File: flow/config.mk
export PLATFORM = sky130hd
export DESIGN_NAME = alu16
export DESIGN_NICKNAME = alu16
export VERILOG_FILES = /design/flow/design.v
export SDC_FILE = /design/flow/constraint.sdc
export NUM_CORES = 4
export LEC_CHECK = 0
export ABC_AREA = 1
export CAP_MARGIN = 20
export CELL_PAD_IN_SITES_DETAIL_PLACEMENT = 0
export CELL_PAD_IN_SITES_GLOBAL_PLACEMENT = 1
export CORE_MARGIN = 2
export CORE_UTILIZATION = 58
export GPL_ROUTABILITY_DRIVEN = 0
export MIN_ROUTING_LAYER = met1
export PLACE_DENSITY_LB_ADDON = 0.06
export SETUP_SLACK_MARGIN = 1.25
export SLEW_MARGIN = 5
export TNS_END_PERCENT = 85
File: flow/constraint.sdc
create_clock -name core_clock -period 4.6 [get_ports {CK}]
set_input_delay 0.9200 -clock core_clock [delete_from_list [all_inputs] [get_ports {CK}]]
set_output_delay 0.9200 -clock core_clock [all_outputs]
set_load 0.01 [all_outputs]
File: flow/design.v
module and4(in1, in2, out);
	input [3:0] in1, in2;
	output[3:0] out;
	and a1(out[0], in1[0], in2[0]);
	and a2(out[1], in1[1], in2[1]);
	and a3(out[2], in1[2], in2[2]);
	and a4(out[3], in1[3], in2[3]);
endmodule
module and16(in1, in2, out);
	input [15:0] in1, in2;
	output[15:0] out;
	and4 a11(.in1(in1[3:0]), .in2(in2[3:0]), .out(out[3:0]));
	and4 a12(.in1(in1[7:4]), .in2(in2[7:4]), .out(out[7:4]));
	and4 a13(.in1(in1[11:8]), .in2(in2[11:8]), .out(out[11:8]));
	and4 a14(.in1(in1[15:12]), .in2(in2[15:12]), .out(out[15:12]));
endmodule
module or4(in1, in2, out);
	input [3:0] in1, in2;
	output[3:0] out;
	or a1(out[0], in1[0], in2[0]);
	or a2(out[1], in1[1], in2[1]);
	or a3(out[2], in1[2], in2[2]);
	or a4(out[3], in1[3], in2[3]);
endmodule
module or16(in1, in2, out);
	input [15:0] in1, in2;
	output[15:0] out;
	or4 a11(.in1(in1[3:0]), .in2(in2[3:0]), .out(out[3:0]));
	or4 a12(.in1(in1[7:4]), .in2(in2[7:4]), .out(out[7:4]));
	or4 a13(.in1(in1[11:8]), .in2(in2[11:8]), .out(out[11:8]));
	or4 a14(.in1(in1[15:12]), .in2(in2[15:12]), .out(out[15:12]));
endmodule
module complent(in, go, CK, reset, out, busy, fin);
	input  [15:0] in;
	input  go;
	input  CK, reset;
	output reg [15:0] out;
	output reg busy;
	output reg fin;
	reg [15:0] m;
	reg [15:0] o, mm, c;
	always@(posedge CK) begin
		if(reset) begin
			busy <= 1'b0;
			fin  <= 1'b0;
		end
		else begin
			fin <= 1'b0;
			if(busy == 1'b0) begin
				if(go) begin
					o  = 16'hffff ^ in;
					mm = 16'h0001;
					c  = o & mm;
					o  = o ^ mm;
					mm = c << 1;
					out  <= o;
					m    <= mm;
					busy <= 1'b1;
				end
			end
			else if(m == 16'h0000) begin
				busy <= 1'b0;
				fin  <= 1'b1;
			end
			else begin
				out <= out ^ m;
				m   <= (out & m) << 1;
			end
		end
	end
endmodule
module adder(in1, in2, go, CK, reset, out, busy, fin);
	input [15:0] in1, in2;
	input go;
	input CK, reset;
	output reg [15:0] out;
	output reg busy;
	output reg fin;
	reg [15:0] cc;
	reg [15:0] o, c, m;
	always@(posedge CK) begin
		if(reset) begin
			busy <= 1'b0;
			fin  <= 1'b0;
		end
		else begin
			fin <= 1'b0;
			if(busy == 1'b0) begin
				if(go) begin
					o = in1 ^ in2;
					c = in1 & in2;
					c = c << 1;
					if(c == 16'h0000) begin
						busy <= 1'b0;
						fin  <= 1'b1;
					end
					else begin
						m = o & c;
						o = o ^ c;
						c = m << 1;
						busy <= 1'b1;
					end
					out <= o;
					cc  <= c;
				end
			end
			else if(cc == 16'h0000) begin
				busy <= 1'b0;
				fin  <= 1'b1;
			end
			else begin
				out <= out ^ cc;
				cc  <= (out & cc) << 1;
			end
		end
	end
endmodule
module muler(in1, in2, go, CK, reset, out, busy, fin);
	input		[15:0] in1, in2;
	input		go;
	input  		CK, reset;
	output reg	[15:0] out;
	output reg  busy;
	output reg  fin;
	reg[15:0] m1, m2;
	reg[15:0] a1, a2, o;
	always @(posedge CK) begin
		if(reset) begin
			busy <= 1'b0;
			fin  <= 1'b0;
		end
		else begin
			fin <= 1'b0;
			if(busy == 1'b0 && go == 1'b0) begin
			end
			else begin
				if(busy == 1'b0) begin
					a1 = in1;
					a2 = in2;
					o  = 16'h0000;
				end
				else begin
					a1 = m1;
					a2 = m2;
					o  = out;
				end
				if(a2[0] == 1'b1)
					o = o + a1;
				a1 = a1 << 1;
				a2 = a2 >> 1;
				m1  <= a1;
				m2  <= a2;
				out <= o;
				if(a2 == 16'h0000) begin
					busy <= 1'b0;
					fin  <= 1'b1;
				end
				else
					busy <= 1'b1;
			end
		end
	end
endmodule
module diver(in1, in2, go, CK, reset, reminder, quotient, busy, fin);
	input [15:0] in1, in2;
	input go;
	input CK, reset;
	output reg [15:0] reminder, quotient;
	output reg busy;
	output reg fin;
	reg [31:0] m1, m2;
	reg [15:0] divisor;
	reg [4:0]  cnt;
	reg [31:0] t1, t2;
	reg [15:0] d;
	reg [4:0]  n;
	always @(posedge CK) begin
		if(reset) begin
			busy <= 1'b0;
			fin  <= 1'b0;
		end
		else begin
			fin <= 1'b0;
			if(busy == 1'b0 && go == 1'b0) begin
			end
			else begin
				if(busy == 1'b0) begin
					t1 = {16'h0000, in1};
					t2 = {in2, 16'h0000};
					d  = in2;
					n  = 5'b00000;
				end
				else begin
					t1 = m1;
					t2 = m2;
					d  = divisor;
					n  = cnt;
				end
				if(n < 5'b10001) begin
					if(t1[31:16] >= d)
						t1 = t1 - t2 + 1'b1;
					t1 = t1 << 1;
					n  = n + 1'b1;
					busy <= 1'b1;
				end
				else begin
					busy <= 1'b0;
					fin  <= 1'b1;
				end
				if(n == 5'b10000) begin
					if(t1[31:16] >= d)
						t1 = t1 - t2 + 1'b1;
					reminder <= t1[31:16];
					quotient <= t1[15:0];
				end
				m1      <= t1;
				m2      <= t2;
				divisor <= d;
				cnt     <= n;
			end
		end
	end
endmodule
module mux3to8(in, in1, in2, in3, in4, in5, in6, in7, select, out);
	input [15:0] in, in1, in2, in3, in4, in5, in6, in7;
	input [2:0]  select;
	output reg [15:0] out;
	always @(*) begin
		case(select)
			3'b000:out = in;
			3'b001:out = in1;
			3'b010:out = in2;
			3'b011:out = in3;
			3'b100:out = in4;
			3'b101:out = in5;
			3'b110:out = in6;
			3'b111:out = in7;
		endcase
	end
endmodule
module alu16(CK, reset, start, instruction, inputR1, inputR2, outputR, busy, done);
	input [15:0] inputR1, inputR2;
	input [2:0] instruction;
	input CK, reset, start;
	output[15:0] outputR;
	output busy;
	output done;
	reg  [2:0]  op;
	reg  [15:0] out5, out6;
	reg         finL;
	wire [3:0]  busyL;
	wire [3:0]  finU;
	wire        go;
	wire  [15:0] out, out1, out2, out3, out4, and_o, or_o;
	assign go = start & ~busy;
	adder add(
		.in1(inputR1),
		.in2(inputR2),
		.go(go & (instruction == 3'b000)),
		.CK(CK),
		.reset(reset),
		.out(out),
		.busy(busyL[0]),
		.fin(finU[0])
	);
	complent com(
		.in(inputR1),
		.go(go & (instruction == 3'b001)),
		.CK(CK),
		.reset(reset),
		.out(out1),
		.busy(busyL[1]),
		.fin(finU[1])
	);
	muler mul(
		.in1(inputR1),
		.in2(inputR2),
		.go(go & (instruction == 3'b010)),
		.CK(CK),
		.reset(reset),
		.out(out2),
		.busy(busyL[2]),
		.fin(finU[2])
	);
	diver div(
		.in1(inputR1),
		.in2(inputR2),
		.go(go & ((instruction == 3'b011) | (instruction == 3'b100))),
		.CK(CK),
		.reset(reset),
		.reminder(out3),
		.quotient(out4),
		.busy(busyL[3]),
		.fin(finU[3])
	);
	and16 and1(inputR1, inputR2, and_o);
	or16 or1(inputR1, inputR2, or_o);
	mux3to8 outp(
		.in(out),
		.in1(out1),
		.in2(out2),
		.in3(out3),
		.in4(out4),
		.in5(out5),
		.in6(out6),
		.in7(16'h0000),
		.select(op),
		.out(outputR)
	);
	always @(posedge CK) begin
		if(reset) begin
			finL <= 1'b0;
		end
		else begin
			finL <= go & ((instruction == 3'b101) | (instruction == 3'b110) | (instruction == 3'b111));
			if(go) begin
				op   <= instruction;
				out5 <= and_o;
				out6 <= or_o;
			end
		end
	end
	assign busy = busyL[0] | busyL[1] | busyL[2] | busyL[3];
	assign done = finL | finU[0] | finU[1] | finU[2] | finU[3];
endmodule
File: flow/run.sh
#!/bin/bash
# the make line also repeats each setting of config.mk as NAME=value (left out here)
make -C /OpenROAD-flow-scripts/flow DESIGN_CONFIG=/design/flow/config.mk WORK_HOME=/design/flow/orfs CLKGATE_MAP_FILE= finish
==> results.ini, run 1 <==
[place]
dp_hpwl_microns = 55100
io_buffers = 55

[worst_setup_path]
crit_slowest_cell = dfxtp_4
worstReg2RegEnd = div.m1[21]
cpMostUsedCell = nand2_1
endpoint = div.m1[21]
critPathKind = flop to flop
cp_num_buf_inv = 9
crit_family = simple AND/OR/NAND/NOR gates
cp_data_arrival_time_ns = 6.18
worstPathRequired_ns = 4.93
r2r_start = div.busy
worst-path-stages = 33
slowest_delay_ns = 0.42
crit_path_start = div.busy
critPathCaptureType = flop
rr_worst_depth = 33
crit_fanout = 7
crit_path_start_kind = flop
rrSetupSlack_ns = -1.25

[min_path]
hold_path_class = flop to flop
hold_path_startpoint = mul.m2[14]
whs_path_depth = 2
holdPathEnd = mul.m2[13]

[logic_synthesis]
most_common_cell = nand2_1
synthMuxAreaShare_pct = 0
synth_cell_types = 53
ys_top_cells_by_area = edfxtp_1 38%, ha_1 15%, nand2_1 13%, inv_1 6.7%, nand3_1 5.2%
common_cells = 724 x nand2_1, 361 x inv_1, 260 x edfxtp_1
xor_share_pct = 1.73
syn_area_sq_mm = 0.0203
synth-cells-yosys = 2561
synth_flops = 269
yosys.area.top_type = edfxtp_1
syn_nets = 2841
simple_gate_share_pct = 25.6
yosys_warnings = 6
synth_seq_share_pct = 39.4
async_flop_share_pct = 0
ys.flop_type = edfxtp_1
ys_sh_adder_pct = 15.0
synth_cells = 2561
top_cell_area_share_pct = 38.5
synthTopLogicFamily = simple AND/OR/NAND/NOR gates
avgSynthCellArea_sq_um = 7.92
yosys_area_sq_mm = 0.0203
enable_flop_cells = 260
synthAoiAreaFrac_pct = 9.54

[pwr]
p_int_uw = 7020
p_clk_share_pct = 20.8
power_leader = combinational cells
switching_power_uw = 4890
seqPwrFrac_pct = 24.4
seq-power_uw = 2910
power.leakage_uw = 0.0142
pwr-share-comb_pct = 54.8
power_clock_uw = 2480
power_combinational_uw = 6520
switching_share_pct = 41.0
p_total_uw = 11900
peakVddDrop_uv = 351
power.density_mw_per_mm2 = 391

[detailed_routing]
drt_iter0_markers = 5202
vias_per_cell = 6.99
first_pass_iters = 29
highest_layer = met5
route.met3.wl_microns = 17700
wl_microns = 108000
wl_met2_microns = 43600
drc = 0
num_vias = 25318
met1_length_microns = 32000
antenna_left = 0
wire_per_inst_microns = 29.7

[cts]
cts-root-buf = clkbuf_16
cts_buffers = 30
htreeDepth = 1
path_clk_slew_ns = 0.06
insertion_delay_ns = 0.59
cts_tree = yes
clk_path_buf_depth = 3
clkSinkCount = 269

[final_timing]
fin_crit_ns = 5.85
slew_violations = 0
tns_ns = -64.55
max_clock_freq_ghz = 0.171
worst_slack_ns = -1.25
worst_pin_slew_ns = 0.983
min_period_over_period_pct = 127
setup_viol = 64
slew_headroom_pct = 34.4
finalHoldViolations = 0
rsz0062_at_grt = true
clock_skew_ns = 0.0174

[floorplanning]
die_w_microns = 191
rows = 68
die_h_microns = 191
core_area_sq_mm = 0.0345
io_pins = 56
floorplan.core_util_pct = 58.9
dieArea_sq_mm = 0.0365

[flow_run]
warnings = 46
cap_violations = 0

[grt]
grtUsageTotal_pct = 48.7
grt_pass1_wl_microns = 133000
grt_max_degree = 87
grt_overflow = 0
grt_pass1_vias = 23136
antenna_found_initial = 12

[final_layout]
fill_cells = 1445
final_nets = 3415
area_growth_pct = 50.1

[outcome]
outcome = finished with violations
so.violations = negative setup slack

[layer usage]
metal / track usage, % / up-vias
li1: - / 9760
met5: 1.92 / -
met2: 76.9 / 2914
met3: 15.9 / 1314
met1: 53.2 / 11312
met4: 40.8 / 18
[metrics by stage]
stage / hold WS [ns] / cell area [sq um] / setup WS [ns] / util, % / cells
after floorplan: 0.485 / 20800 / -0.0621 / - / 2561
after global placement: 0.544 / 24900 / -1.50 / 72.2 / 3422
after detailed placement: 0.553 / 24900 / -1.62 / 72.2 / 3422
after CTS: 0.574 / 29100 / -0.347 / 84.5 / 3573
after global routing: 0.609 / 30400 / -1.35 / 88.3 / 3615
final: 0.591 / 30400 / -1.25 / 88.3 / 3623
[timing repair]
item	CTS	global route
hold buffers	0	0
setup endpoints to repair	112	122
hold endpoints to repair	0	0
gates cloned	11	0
pin swaps	161	135
resized	602	238
setup buffers	84	41
[area by class of cell]
class | count | area, sq um | share of cell area (%)
Clock buffer | 44 | 845 | 2.77
Timing Repair Buffer | 618 | 5320 | 17.5
Antenna cell | 9 | 22.5 | 0.0740
Tap cell | 455 | 569 | 1.87
Timing Repair inverter | 2 | 23.8 | 0.0781
Multi-Input combinational cell | 1847 | 14100 | 46.4
Sequential cell | 269 | 8000 | 26.3
Inverter | 367 | 1410 | 4.64
Clock inverter | 12 | 116 | 0.382
==> run 2: changes to the inputs <==
Settings changed: CORE_UTILIZATION 58 to 57, CTS_CLUSTER_SIZE set to 15, GPL_ROUTABILITY_DRIVEN 0 to 1, PLACE_DENSITY_LB_ADDON 0.06 to 0.16, SETUP_SLACK_MARGIN 1.25 to 1.14, SLEW_MARGIN 5 to 30, TNS_END_PERCENT 85 to not set.
Clock period 4.6 ns to 4.09 ns, I/O delays scaled along.
==> results.ini, run 2 <==
[outcome]
outcome = finished with violations
so.violations = negative setup slack

[logic_synthesis]
ys.flop_type = edfxtp_1
xor_share_pct = 1.73
yosys.area.top_type = edfxtp_1
synth_flops = 269
top_cell_area_share_pct = 38.5
avgSynthCellArea_sq_um = 7.92
common_cells = 724 x nand2_1, 361 x inv_1, 260 x edfxtp_1
synthMuxAreaShare_pct = 0
ys_sh_adder_pct = 15.0
simple_gate_share_pct = 25.6
enable_flop_cells = 260
syn_area_sq_mm = 0.0203
synth_cells = 2561
most_common_cell = nand2_1
yosys_area_sq_mm = 0.0203
ys_top_cells_by_area = edfxtp_1 38%, ha_1 15%, nand2_1 13%, inv_1 6.7%, nand3_1 5.2%
synth-cells-yosys = 2561
async_flop_share_pct = 0
synth_cell_types = 53
syn_nets = 2841
synth_seq_share_pct = 39.4
synthAoiAreaFrac_pct = 9.54
yosys_warnings = 6
synthTopLogicFamily = simple AND/OR/NAND/NOR gates

[worst_setup_path]
worstPathRequired_ns = 4.43
cp_num_buf_inv = 5
crit_fanout = 14
critPathCaptureType = flop
worstReg2RegEnd = div.m1[22]
rr_worst_depth = 32
critPathKind = flop to flop
crit_path_start_kind = flop
endpoint = div.m1[22]
crit_slowest_cell = dfxtp_4
worst-path-stages = 32
rrSetupSlack_ns = -1.39
crit_path_start = div.busy
slowest_delay_ns = 0.38
crit_family = simple AND/OR/NAND/NOR gates
r2r_start = div.busy
cpMostUsedCell = nand2_2
cp_data_arrival_time_ns = 5.82

[pwr]
pwr-share-comb_pct = 51.2
power.leakage_uw = 0.0140
switching_power_uw = 4870
power_leader = combinational cells
switching_share_pct = 38.5
seq-power_uw = 3260
p_int_uw = 7770
p_clk_share_pct = 23.0
power_combinational_uw = 6470
seqPwrFrac_pct = 25.8
power.density_mw_per_mm2 = 420
peakVddDrop_uv = 368
power_clock_uw = 2910

[place]
dp_hpwl_microns = 55000
dp.cells = 3438
io_buffers = 55
gp_congestion = 1.06

[floorplanning]
dieArea_sq_mm = 0.0371
io_pins = 56
die_w_microns = 193
core_area_sq_mm = 0.0353
rows = 69
die_h_microns = 193
floorplan.core_util_pct = 57.4

[final_timing]
min_period_over_period_pct = 134
clock_skew_ns = 0.0352
slew_violations = 0
fin_crit_ns = 5.48
worst_slack_ns = -1.39
rsz0062_at_grt = true
worst_pin_slew_ns = 0.953
finalHoldViolations = 0
max_clock_freq_ghz = 0.182
fin_hold_ws_ns = 0.564
slew_headroom_pct = 36.4
setup_viol = 64

[final_layout]
area_growth_pct = 48.3
fin_cells = 3614
final_nets = 3411
final_util_pct = 85.2

[cts]
htreeDepth = 1
cts_tree = yes
clkSinkCount = 269
cts-root-buf = clkbuf_16
clk_path_buf_depth = 3
ctsHoldBuffers = 0
insertion_delay_ns = 0.61
cts_buffers = 31
path_clk_slew_ns = 0.06

[grt]
grt_pass1_vias = 21524
grt_overflow = 0
grt_pass1_wl_microns = 117000
grtUsageTotal_pct = 42.0
grt_max_degree = 87
antenna_found_initial = 5

[detailed_routing]
vias_per_cell = 6.38
first_pass_iters = 7
antenna_left = 0
drc = 0
num_vias = 23048
wl_microns = 90900
wire_per_inst_microns = 25.1
drt_iter0_markers = 3282

[min_path]
holdPathEnd = mul.m1[5]
whs_path_depth = 2
hold_path_class = flop to flop
hold_path_startpoint = mul.m1[4]

[flow_run]
warnings = 46
cap_violations = 0

## run 2: stage by stage
step / TNS [ns] / instance area, sq um / worst slack, ns / total power, uW
CTS: -39.26 / 28600 / -0.731 / 11300
global placement: -109.54 / 24900 / -1.99 / 7370
finish: -64.57 / 30100 / -1.39 / 12600
detailed placement: -113.17 / 24900 / -2.09 / 7480
global route: -72.02 / 30100 / -1.49 / 12900
floorplan: -21.49 / 20800 / -0.565 / 5590
## run 2: final cells by class
class | count | area (sq um)
tap | 461 | 577
fill | 1740 | 5230
antenna | 1 | 2.50
inverter | 367 | 1410
clock inverter | 15 | 196
multi-input combinational | 1847 | 13900
timing repair buffer | 615 | 5150
clock buffer | 39 | 826
sequential | 269 | 8000
## run 2: per-layer routing
metal  track usage [%]  routed length [microns]  vias up
met1              48.8                    29100    10585
li1                  -                        -     9744
met4              32.1                    10500        6
met3              9.17                    11900      745
met5                 0                       35        -
met2              67.7                    39300     1968
## run 2: what timing repair did
action,CTS,global route
pin swaps,154,98
endpoints found under the setup margin,143,147
gates resized,506,324
gates cloned,2,1
buffers inserted,89,29
==> run 3: changes to the inputs <==
Settings changed: CELL_PAD_IN_SITES_DETAIL_PLACEMENT 0 to not set, CELL_PAD_IN_SITES_GLOBAL_PLACEMENT 1 to not set, CORE_UTILIZATION 57 to 72, CTS_CLUSTER_DIAMETER set to 396, CTS_CLUSTER_SIZE 15 to 95, GPL_ROUTABILITY_DRIVEN 1 to not set, MIN_ROUTING_LAYER met1 to not set, PLACE_DENSITY set to 0.36, PLACE_DENSITY_LB_ADDON 0.16 to not set, SETUP_SLACK_MARGIN 1.14 to not set, SLEW_MARGIN 30 to 20, TNS_END_PERCENT set to 10.
Clock period 4.09 ns to 3.01 ns, I/O delays scaled along.
==> results.ini, run 3 <==
[logic_synthesis]
synth_cells = 2561
syn_area_sq_mm = 0.0203
synthTopLogicFamily = simple AND/OR/NAND/NOR gates
synth-cells-yosys = 2561
enable_flop_cells = 260
synthMuxAreaShare_pct = 0
yosys.area.top_type = edfxtp_1
ys_top_cells_by_area = edfxtp_1 38%, ha_1 15%, nand2_1 13%, inv_1 6.7%, nand3_1 5.2%
avgSynthCellArea_sq_um = 7.92
async_flop_share_pct = 0
most_common_cell = nand2_1
xor_share_pct = 1.73
synthAoiAreaFrac_pct = 9.54
top_cell_area_share_pct = 38.5
synth_seq_share_pct = 39.4
ys.flop_type = edfxtp_1
common_cells = 724 x nand2_1, 361 x inv_1, 260 x edfxtp_1
syn_nets = 2841
yosys_area_sq_mm = 0.0203
synth_cell_types = 53
simple_gate_share_pct = 25.6
yosys_warnings = 6
synth_flops = 269
ys_sh_adder_pct = 15.0

[place]
dp_worst_setup_slack_ns = -2.93
dp_hpwl_microns = 57100
gp_congestion = 1.05
placed_area_sq_mm = 0.0249
dp.cells = 3388
io_buffers = 55

[floorplanning]
io_pins = 56
floorplan.core_util_pct = 73.0
core_area_sq_mm = 0.0278
rows = 61
die_w_microns = 172
dieArea_sq_mm = 0.0295
die_h_microns = 172

[outcome]
failed_stage = 4_1_cts
tool.error = [ERROR DPL-0038] Utilization greater than 100%, impossible to legalize
outcome = stopped before the end

[run 3: per-stage QoR]
stage / TNS, ns / total power, uW
after detailed placement: -175.04 / 10100
after floorplan: -129.52 / 7440
after global placement: -161.00 / 9760
==> run 4: changes to the inputs <==
Settings changed: ABC_AREA 1 to not set, CAP_MARGIN 20 to 30, CELL_PAD_IN_SITES_DETAIL_PLACEMENT set to 2, CELL_PAD_IN_SITES_GLOBAL_PLACEMENT set to 3, CORE_MARGIN 2 to 7, CORE_UTILIZATION 72 to 50, CTS_CLUSTER_DIAMETER 396 to 255, CTS_CLUSTER_SIZE 95 to 85, GPL_ROUTABILITY_DRIVEN set to 0, HOLD_SLACK_MARGIN set to 0.29, MAX_ROUTING_LAYER set to met5, MIN_ROUTING_LAYER set to met2, PLACE_DENSITY 0.36 to not set, PLACE_DENSITY_LB_ADDON set to 0.04, SETUP_SLACK_MARGIN set to -0.29, SLEW_MARGIN 20 to 0, TNS_END_PERCENT 10 to 60.
Clock period 3.01 ns to 5.62 ns, I/O delays scaled along.
==> results.ini, run 4 <==
[logic_synthesis]
top_cell_area_share_pct = 41.0
ys_sh_adder_pct = 16.0
synth_flops = 269
syn_area_sq_mm = 0.0190
most_common_cell = edfxtp_1
synth_cell_types = 78
avgSynthCellArea_sq_um = 10.0
synthMuxAreaShare_pct = 6.96
synthTopLogicFamily = adder cells
common_cells = 260 x edfxtp_1, 239 x ha_1, 197 x nand2_1
synth_seq_share_pct = 42.0
simple_gate_share_pct = 12.1
synthAoiAreaFrac_pct = 14.7
yosys.area.top_type = edfxtp_1
syn_nets = 2175
xor_share_pct = 3.36
enable_flop_cells = 260
yosys_area_sq_mm = 0.0190
synth_cells = 1895
yosys_warnings = 6
ys.flop_type = edfxtp_1
ys_top_cells_by_area = edfxtp_1 41%, ha_1 16%, mux2i_1 4.0%, o21ai_0 4.0%, nand2_1 3.9%
synth-cells-yosys = 1895
async_flop_share_pct = 0

[outcome]
failed_stage = 3_1_place_gp_skip_io
outcome = stopped before the end
tool.error = [ERROR FLW-0024] Place density exceeds 1.0 (current PLACE_DENSITY_LB_ADDON =  0.04). Please check if the value of  PLACE_DENSITY_LB_ADDON is between 0 and 0.99.

[floorplanning]
die_w_microns = 209
floorplan.core_util_pct = 50.7
rows = 71
die_h_microns = 209
dieArea_sq_mm = 0.0437
core_area_sq_mm = 0.0376

Power is estimated from default activity; no workload was simulated.
